// ALU
module ALU(
  input         clock,
                reset,
                io_flush_valid,
                io_FU_input_valid,
  input  [6:0]  io_FU_input_bits_decoded_instruction_PRD,
  input         io_FU_input_bits_decoded_instruction_RD_valid,
  input  [20:0] io_FU_input_bits_decoded_instruction_IMM,
  input  [2:0]  io_FU_input_bits_decoded_instruction_FUNCT3,
  input  [1:0]  io_FU_input_bits_decoded_instruction_packet_index,
  input  [5:0]  io_FU_input_bits_decoded_instruction_ROB_index,
  input  [3:0]  io_FU_input_bits_decoded_instruction_MOB_index,
  input  [4:0]  io_FU_input_bits_decoded_instruction_instructionType,
  input         io_FU_input_bits_decoded_instruction_needs_ALU,
                io_FU_input_bits_decoded_instruction_needs_branch_unit,
                io_FU_input_bits_decoded_instruction_SUBTRACT,
                io_FU_input_bits_decoded_instruction_MULTIPLY,
                io_FU_input_bits_decoded_instruction_FENCE,
                io_FU_input_bits_decoded_instruction_IS_IMM,
  input  [31:0] io_FU_input_bits_RS1_data,
                io_FU_input_bits_RS2_data,
                io_FU_input_bits_fetch_PC,
  output        io_FU_output_valid,
  output [6:0]  io_FU_output_bits_PRD,
  output [31:0] io_FU_output_bits_RD_data,
  output        io_FU_output_bits_RD_valid,
  output [31:0] io_FU_output_bits_fetch_PC,
  output [3:0]  io_FU_output_bits_MOB_index,
  output [5:0]  io_FU_output_bits_ROB_index,
  output [1:0]  io_FU_output_bits_fetch_packet_index
);
  wire [31:0] RS1_signed = io_FU_input_bits_RS1_data;
  wire [31:0] RS1_unsigned = io_FU_input_bits_RS1_data;
  wire [31:0] instruction_PC =
    io_FU_input_bits_fetch_PC
    + {28'h0, io_FU_input_bits_decoded_instruction_packet_index, 2'h0};
  reg  [31:0] arithmetic_result;
  wire [31:0] IMM_signed =
    {{19{io_FU_input_bits_decoded_instruction_IMM[12]}},
     io_FU_input_bits_decoded_instruction_IMM[12:0]};
  wire [31:0] operand2_unsigned =
    io_FU_input_bits_decoded_instruction_IS_IMM ? IMM_signed : io_FU_input_bits_RS2_data;
  wire [4:0]  shamt = operand2_unsigned[4:0];
  ...
make LEC_CHECK=0 CAP_MARGIN=20 CORE_ASPECT_RATIO=0.5 CORE_MARGIN=2 CORE_UTILIZATION=48 CTS_CLUSTER_DIAMETER=245 CTS_CLUSTER_SIZE=98 GPL_ROUTABILITY_DRIVEN=0 GPL_TIMING_DRIVEN=1 MIN_ROUTING_LAYER=met1 PLACE_DENSITY=0.43 SETUP_SLACK_MARGIN=1.24 SLEW_MARGIN=15 TNS_END_PERCENT=35 finish   # period 7.71 ns
run.sh (not shown) runs the stock make flow with config.mk's settings and CLKGATE_MAP_FILE=.
The starting point ran to the end with no violations.
==> next run, changes <==
- CORE_ASPECT_RATIO: 0.5 -> default
- CORE_UTILIZATION: 48 -> 54
- CTS_CLUSTER_DIAMETER: 245 -> default
- CTS_CLUSTER_SIZE: 98 -> 84
- PLACE_DENSITY: 0.43 -> default
- PLACE_DENSITY_LB_ADDON: default -> 0.01
- SETUP_SLACK_MARGIN: 1.24 -> -0.25
- clock period: 7.71 -> 3.51 ns (I/O delays scaled with it)
Result:
- Now the flow did not get past global routing, error GRT-0232
- synthesized cell count stays the same
- synthesized area does not change
- die size goes down by about 11%

========
maple:
ALU again, from the RTL that the note above started with.
// ALU
module ALU(
  input         clock,
                reset,
                io_flush_valid,
                io_FU_input_valid,
  input  [6:0]  io_FU_input_bits_decoded_instruction_PRD,
  input         io_FU_input_bits_decoded_instruction_RD_valid,
  input  [20:0] io_FU_input_bits_decoded_instruction_IMM,
  input  [2:0]  io_FU_input_bits_decoded_instruction_FUNCT3,
  input  [1:0]  io_FU_input_bits_decoded_instruction_packet_index,
  input  [5:0]  io_FU_input_bits_decoded_instruction_ROB_index,
  input  [3:0]  io_FU_input_bits_decoded_instruction_MOB_index,
  input  [4:0]  io_FU_input_bits_decoded_instruction_instructionType,
  input         io_FU_input_bits_decoded_instruction_needs_ALU,
                io_FU_input_bits_decoded_instruction_needs_branch_unit,
                io_FU_input_bits_decoded_instruction_SUBTRACT,
                io_FU_input_bits_decoded_instruction_MULTIPLY,
                io_FU_input_bits_decoded_instruction_FENCE,
                io_FU_input_bits_decoded_instruction_IS_IMM,
  input  [31:0] io_FU_input_bits_RS1_data,
                io_FU_input_bits_RS2_data,
                io_FU_input_bits_fetch_PC,
  output        io_FU_output_valid,
  output [6:0]  io_FU_output_bits_PRD,
  output [31:0] io_FU_output_bits_RD_data,
  output        io_FU_output_bits_RD_valid,
  output [31:0] io_FU_output_bits_fetch_PC,
  output [3:0]  io_FU_output_bits_MOB_index,
  output [5:0]  io_FU_output_bits_ROB_index,
  output [1:0]  io_FU_output_bits_fetch_packet_index
);
  wire [31:0] RS1_signed = io_FU_input_bits_RS1_data;
  wire [31:0] RS1_unsigned = io_FU_input_bits_RS1_data;
  wire [31:0] instruction_PC =
    io_FU_input_bits_fetch_PC
    + {28'h0, io_FU_input_bits_decoded_instruction_packet_index, 2'h0};
  reg  [31:0] arithmetic_result;
  wire [31:0] IMM_signed =
  ...
Settings: LEC_CHECK=0, CAP_MARGIN=20, CORE_MARGIN=2, CORE_UTILIZATION=44, CTS_CLUSTER_SIZE=84, GPL_ROUTABILITY_DRIVEN=0, GPL_TIMING_DRIVEN=1, MIN_ROUTING_LAYER=met1, PLACE_DENSITY_LB_ADDON=0.01, SETUP_SLACK_MARGIN=0.87, SLEW_MARGIN=15, TNS_END_PERCENT=35; clock period 3.05 ns.
maple: flow complete, layout not clean; failing: negative setup slack
What zinc does differently from maple at the input level:
- MIN_ROUTING_LAYER no longer set, was met1
- SETUP_SLACK_MARGIN no longer set, was 0.87
- ABC_AREA now 1, previously not set
- GPL_TIMING_DRIVEN no longer set, was 1
- SLEW_MARGIN now 20, was 15
- PLACE_DENSITY_LB_ADDON no longer set, was 0.01
- CTS_CLUSTER_SIZE no longer set, was 84
- CORE_UTILIZATION now 72, was 44
- PLACE_DENSITY now 0.38, previously not set
- TNS_END_PERCENT now 10, was 35
- the clock period (ns, I/O delays scaled along) now 1.98, was 3.05
Findings:
- Comparing zinc and maple, the higher die boundary width is on maple.
- [compare] base=maple new=zinc: post-synthesis instance area now sits higher; die area lower.
- AND-OR/OR-AND gates as the main kind of combinational logic by area was reported by maple, and simple AND/OR/NAND/NOR gates by zinc.
- Tool error GPL-0301 stopped zinc during global placement; no final results.
Input changes introduced in lagoon (baseline for comparison: zinc):
- putting CTS_CLUSTER_SIZE at 98 where nothing was set
- clearing TNS_END_PERCENT, which used to be 10
- clearing PLACE_DENSITY, which used to be 0.38
- putting SETUP_SLACK_MARGIN at -0.6 where nothing was set
- clearing GPL_ROUTABILITY_DRIVEN, which used to be 0
- swapping 72 for 51 in CORE_UTILIZATION
- putting CORE_ASPECT_RATIO at 0.5 where nothing was set
- putting CTS_CLUSTER_DIAMETER at 382 where nothing was set
- swapping 1.98 for 6.0 in the clock period (ns, I/O delays scaled along)
Results
lagoon | status: complete | timing, DRC, antenna: pass
zinc failed in global placement with GPL-0301.
Core utilization before placement: lagoon < zinc
From lagoon to zinc, synthesized area did not move at all.
lagoon vs zinc on number of rows in the core area: lagoon is the lower one.
Input-level comparison between violet and lagoon:
- a deleted CTS_CLUSTER_SIZE that had been 98
- a deleted SETUP_SLACK_MARGIN that had been -0.6
- a deleted CTS_CLUSTER_DIAMETER that had been 382
- a deleted CORE_ASPECT_RATIO that had been 0.5
- a change of CORE_UTILIZATION from 51 to 59
- a deleted ABC_AREA that had been 1
- a change of the clock period (ns, I/O delays scaled along) from 6.0 to 5.5
--- outcome ---
- Changes observed in violet relative to lagoon: synthesized-area fraction occupied by and/or/nand/nor cells dropped 28 points, count of clock-buffer cells in the layout barely changed, count of vias placed by the detailed router dropped 13%, worst slack at placement dropped 0.64 ns.
- Headroom to the max-slew limit delta (violet − lagoon): favourable
- Die size (violet vs. lagoon) decreases by more than 10%
- Of violet and lagoon, the run reporting the higher non-clock buffer count was violet.
diff inputs: violet => ember
- TNS_END_PERCENT newly set to 75
- CORE_UTILIZATION changed from 59 to 58
- HOLD_SLACK_MARGIN newly set to -0.08
- the clock period (ns, I/O delays scaled along) changed from 5.5 to 4.7
--- outcome ---
- ember vs violet: internal power consumption up in ember
- Count of placed standard cells including taps (ember over violet): increase, 5.7%
- Re die area: ember is 1.7% up on violet.
- Between ember and violet, it is ember whose maximum cell stage delay along the critical path is lower, by 0.11 ns.

========
The RTL this note starts from:
==> flow/design.v <==
module ALU(
  input         clock,
                reset,
                io_flush_valid,
                io_FU_input_valid,
  input  [6:0]  io_FU_input_bits_decoded_instruction_PRD,
  input         io_FU_input_bits_decoded_instruction_RD_valid,
  input  [20:0] io_FU_input_bits_decoded_instruction_IMM,
  input  [2:0]  io_FU_input_bits_decoded_instruction_FUNCT3,
  input  [1:0]  io_FU_input_bits_decoded_instruction_packet_index,
  input  [5:0]  io_FU_input_bits_decoded_instruction_ROB_index,
  input  [3:0]  io_FU_input_bits_decoded_instruction_MOB_index,
  input  [4:0]  io_FU_input_bits_decoded_instruction_instructionType,
  input         io_FU_input_bits_decoded_instruction_needs_ALU,
                io_FU_input_bits_decoded_instruction_needs_branch_unit,
                io_FU_input_bits_decoded_instruction_SUBTRACT,
                io_FU_input_bits_decoded_instruction_MULTIPLY,
                io_FU_input_bits_decoded_instruction_FENCE,
                io_FU_input_bits_decoded_instruction_IS_IMM,
  input  [31:0] io_FU_input_bits_RS1_data,
                io_FU_input_bits_RS2_data,
                io_FU_input_bits_fetch_PC,
  output        io_FU_output_valid,
  output [6:0]  io_FU_output_bits_PRD,
  output [31:0] io_FU_output_bits_RD_data,
  output        io_FU_output_bits_RD_valid,
  output [31:0] io_FU_output_bits_fetch_PC,
  output [3:0]  io_FU_output_bits_MOB_index,
  output [5:0]  io_FU_output_bits_ROB_index,
  output [1:0]  io_FU_output_bits_fetch_packet_index
);
  wire [31:0] RS1_signed = io_FU_input_bits_RS1_data;
  wire [31:0] RS1_unsigned = io_FU_input_bits_RS1_data;
  wire [31:0] instruction_PC =
    io_FU_input_bits_fetch_PC
    + {28'h0, io_FU_input_bits_decoded_instruction_packet_index, 2'h0};
  reg  [31:0] arithmetic_result;
  wire [31:0] IMM_signed =
    {{19{io_FU_input_bits_decoded_instruction_IMM[12]}},
     io_FU_input_bits_decoded_instruction_IMM[12:0]};
  wire [31:0] operand2_unsigned =
    io_FU_input_bits_decoded_instruction_IS_IMM ? IMM_signed : io_FU_input_bits_RS2_data;
  wire [4:0]  shamt = operand2_unsigned[4:0];
  wire        _REMU_T = io_FU_input_bits_decoded_instruction_instructionType == 5'hC;
  wire        _SLTU_T_1 = io_FU_input_bits_decoded_instruction_instructionType == 5'h4;
  wire        _BEQ_T = io_FU_input_bits_decoded_instruction_FUNCT3 == 3'h0;
  wire        ADD =
    (_REMU_T | _SLTU_T_1) & _BEQ_T & ~io_FU_input_bits_decoded_instruction_MULTIPLY
    & ~io_FU_input_bits_decoded_instruction_SUBTRACT;
  wire        SUB =
    (_REMU_T | _SLTU_T_1) & _BEQ_T & ~io_FU_input_bits_decoded_instruction_MULTIPLY
    & io_FU_input_bits_decoded_instruction_SUBTRACT;
  wire        SLL =
    (_REMU_T | _SLTU_T_1) & io_FU_input_bits_decoded_instruction_FUNCT3 == 3'h1
    & ~io_FU_input_bits_decoded_instruction_MULTIPLY;
  wire        _BGE_T = io_FU_input_bits_decoded_instruction_FUNCT3 == 3'h5;
  wire        SRL =
    (_REMU_T | _SLTU_T_1) & _BGE_T & ~io_FU_input_bits_decoded_instruction_MULTIPLY
    & ~io_FU_input_bits_decoded_instruction_SUBTRACT;
  wire        SRA =
    (_REMU_T | _SLTU_T_1) & _BGE_T & ~io_FU_input_bits_decoded_instruction_MULTIPLY
    & io_FU_input_bits_decoded_instruction_SUBTRACT;
  wire        AUIPC =
    io_FU_input_bits_decoded_instruction_instructionType == 5'h5
    & ~io_FU_input_bits_decoded_instruction_MULTIPLY;
  wire        ALU_input_valid =
    io_FU_input_valid & io_FU_input_bits_decoded_instruction_needs_ALU;
  wire        branch_unit_input_valid =
    io_FU_input_valid & io_FU_input_bits_decoded_instruction_needs_branch_unit;
  wire        mult_unit_input_valid =
    io_FU_input_valid & io_FU_input_bits_decoded_instruction_MULTIPLY;
  reg         io_FU_output_valid_REG;
  wire [31:0] add_result = RS1_unsigned + operand2_unsigned;
  wire [31:0] sub_result = RS1_unsigned - operand2_unsigned;
  wire [31:0] _GEN = {27'h0, shamt};
  wire [31:0] sra_result = $signed($signed(RS1_signed) >>> _GEN);
  wire [62:0] _sll_result_T = {31'h0, RS1_unsigned} << shamt;
  reg  [31:0] io_FU_output_bits_fetch_PC_REG;
  reg  [1:0]  io_FU_output_bits_fetch_packet_index_REG;
  reg  [6:0]  io_FU_output_bits_PRD_REG;
  reg         io_FU_output_bits_RD_valid_REG;
  reg  [3:0]  io_FU_output_bits_MOB_index_REG;
  reg  [5:0]  io_FU_output_bits_ROB_index_REG;
  always @(posedge clock) begin
    if (reset)
      arithmetic_result <= 32'h0;
    else begin
      arithmetic_result <=
        ADD
          ? add_result
          : SUB
              ? sub_result
              : (_REMU_T | _SLTU_T_1)
                & io_FU_input_bits_decoded_instruction_FUNCT3 == 3'h4
                & ~io_FU_input_bits_decoded_instruction_MULTIPLY
                  ? RS1_unsigned ^ operand2_unsigned
                  : (_REMU_T | _SLTU_T_1)
                    & io_FU_input_bits_decoded_instruction_FUNCT3 == 3'h6
                    & ~io_FU_input_bits_decoded_instruction_MULTIPLY
                      ? RS1_unsigned | operand2_unsigned
                      : (_REMU_T | _SLTU_T_1)
                        & (&io_FU_input_bits_decoded_instruction_FUNCT3)
                        & ~io_FU_input_bits_decoded_instruction_MULTIPLY
                          ? RS1_unsigned & operand2_unsigned
                          : SLL
                              ? _sll_result_T[31:0]
                              : SRL
                                  ? RS1_unsigned >> _GEN
                                  : SRA
                                      ? sra_result
                                      : (_REMU_T | _SLTU_T_1)
                                        & io_FU_input_bits_decoded_instruction_FUNCT3 == 3'h2
                                        & ~io_FU_input_bits_decoded_instruction_MULTIPLY
                                          ? {31'h0,
                                             $signed(RS1_signed) < $signed(io_FU_input_bits_decoded_instruction_IS_IMM
                                                                             ? IMM_signed
                                                                             : io_FU_input_bits_RS2_data)}
                                          : (_REMU_T | _SLTU_T_1)
                                            & io_FU_input_bits_decoded_instruction_FUNCT3 == 3'h3
                                            & ~io_FU_input_bits_decoded_instruction_MULTIPLY
                                              ? {31'h0, RS1_unsigned < operand2_unsigned}
                                              : io_FU_input_bits_decoded_instruction_instructionType == 5'hD
                                                & ~io_FU_input_bits_decoded_instruction_MULTIPLY
                                                  ? {io_FU_input_bits_decoded_instruction_IMM[19:0],
                                                     12'h0}
                                                  : 32'h0;
    end
    io_FU_output_valid_REG <=
      ALU_input_valid & ~io_flush_valid | io_FU_input_bits_decoded_instruction_FENCE;
    io_FU_output_bits_fetch_PC_REG <= io_FU_input_bits_fetch_PC;
    io_FU_output_bits_fetch_packet_index_REG <=
      io_FU_input_bits_decoded_instruction_packet_index;
    io_FU_output_bits_PRD_REG <= io_FU_input_bits_decoded_instruction_PRD;
    io_FU_output_bits_RD_valid_REG <= io_FU_input_bits_decoded_instruction_RD_valid;
    io_FU_output_bits_MOB_index_REG <= io_FU_input_bits_decoded_instruction_MOB_index;
    io_FU_output_bits_ROB_index_REG <= io_FU_input_bits_decoded_instruction_ROB_index;
  end  
  assign io_FU_output_valid = io_FU_output_valid_REG & ~io_flush_valid;
  assign io_FU_output_bits_PRD = io_FU_output_bits_PRD_REG;
  assign io_FU_output_bits_RD_data = arithmetic_result;
  assign io_FU_output_bits_RD_valid = io_FU_output_bits_RD_valid_REG;
  assign io_FU_output_bits_fetch_PC = io_FU_output_bits_fetch_PC_REG;
  assign io_FU_output_bits_MOB_index = io_FU_output_bits_MOB_index_REG;
  assign io_FU_output_bits_ROB_index = io_FU_output_bits_ROB_index_REG;
  assign io_FU_output_bits_fetch_packet_index = io_FU_output_bits_fetch_packet_index_REG;
endmodule
clock: 1.98 ns
lec_check: 0
abc_area: 1
cap_margin: 20
core_margin: 2
core_utilization: 72
cts_cluster_size: 96
gpl_routability_driven: 0
place_density: 0.38
setup_slack_margin: 0.49
slew_margin: 20
tns_end_percent: 10
The baseline aborted during global placement (3_3_place_gp).
Edit:
ABC_AREA = default   (was 1)
CORE_UTILIZATION = 58   (was 72)
CTS_CLUSTER_DIAMETER = 45   (was default)
CTS_CLUSTER_SIZE = 89   (was 96)
GPL_ROUTABILITY_DRIVEN = default   (was 0)
HOLD_SLACK_MARGIN = -0.08   (was default)
PLACE_DENSITY = default   (was 0.38)
SETUP_SLACK_MARGIN = default   (was 0.49)
TNS_END_PERCENT = 75   (was 10)
clock period = 3.86 ns   (was 1.98 ns; I/O delays follow)
Result: Now the flow stopped in global routing (5_1_grt). Synthesized area drops by a little under a tenth. Die size came out higher by roughly a tenth. Synthesized cell count is lower by a quarter to a third.
Edit:
ABC_AREA = 1   (was default)
CORE_UTILIZATION = 52   (was 58)
CTS_CLUSTER_DIAMETER = 371   (was 45)
CTS_CLUSTER_SIZE = 95   (was 89)
HOLD_SLACK_MARGIN = default   (was -0.08)
PLACE_DENSITY = 0.36   (was default)
TNS_END_PERCENT = 35   (was 75)
clock period = 3.07 ns   (was 3.86 ns; I/O delays follow)
Outcome: The changed run stopped in global routing (5_1_grt) (GRT-0232); die size rises by about a fifth; area after synthesis rises by a little under a tenth; synthesized cell count rises by well over a third.
Edit:
CORE_UTILIZATION = 44   (was 52)
CTS_CLUSTER_DIAMETER = default   (was 371)
PLACE_DENSITY = default   (was 0.36)
Result: The changed run finished but failed the layout checks on setup timing. Synthesized cell count does not change. Synthesized area does not change. Die area is higher by 18%.
Edit:
CORE_ASPECT_RATIO = 0.5   (was default)
CORE_UTILIZATION = 58   (was 44)
CTS_CLUSTER_DIAMETER = 382   (was default)
CTS_CLUSTER_SIZE = 20   (was 95)
SETUP_SLACK_MARGIN = -0.6   (was default)
TNS_END_PERCENT = 5   (was 35)
clock period = 6.0 ns   (was 3.07 ns; I/O delays follow)
Result: Now the flow completed with no timing, DRC or antenna violations. Final cell count went down by about a fifth. Global-route usage went up by 3.7 points. Area after synthesis stays the same. Combinational power went down by well over a third. Sequential cell count is unchanged. Via count went down by roughly a tenth. Wire length went down by about a fifth. Clock power went down by well over a third.
Power and IR drop assume default switching activity.
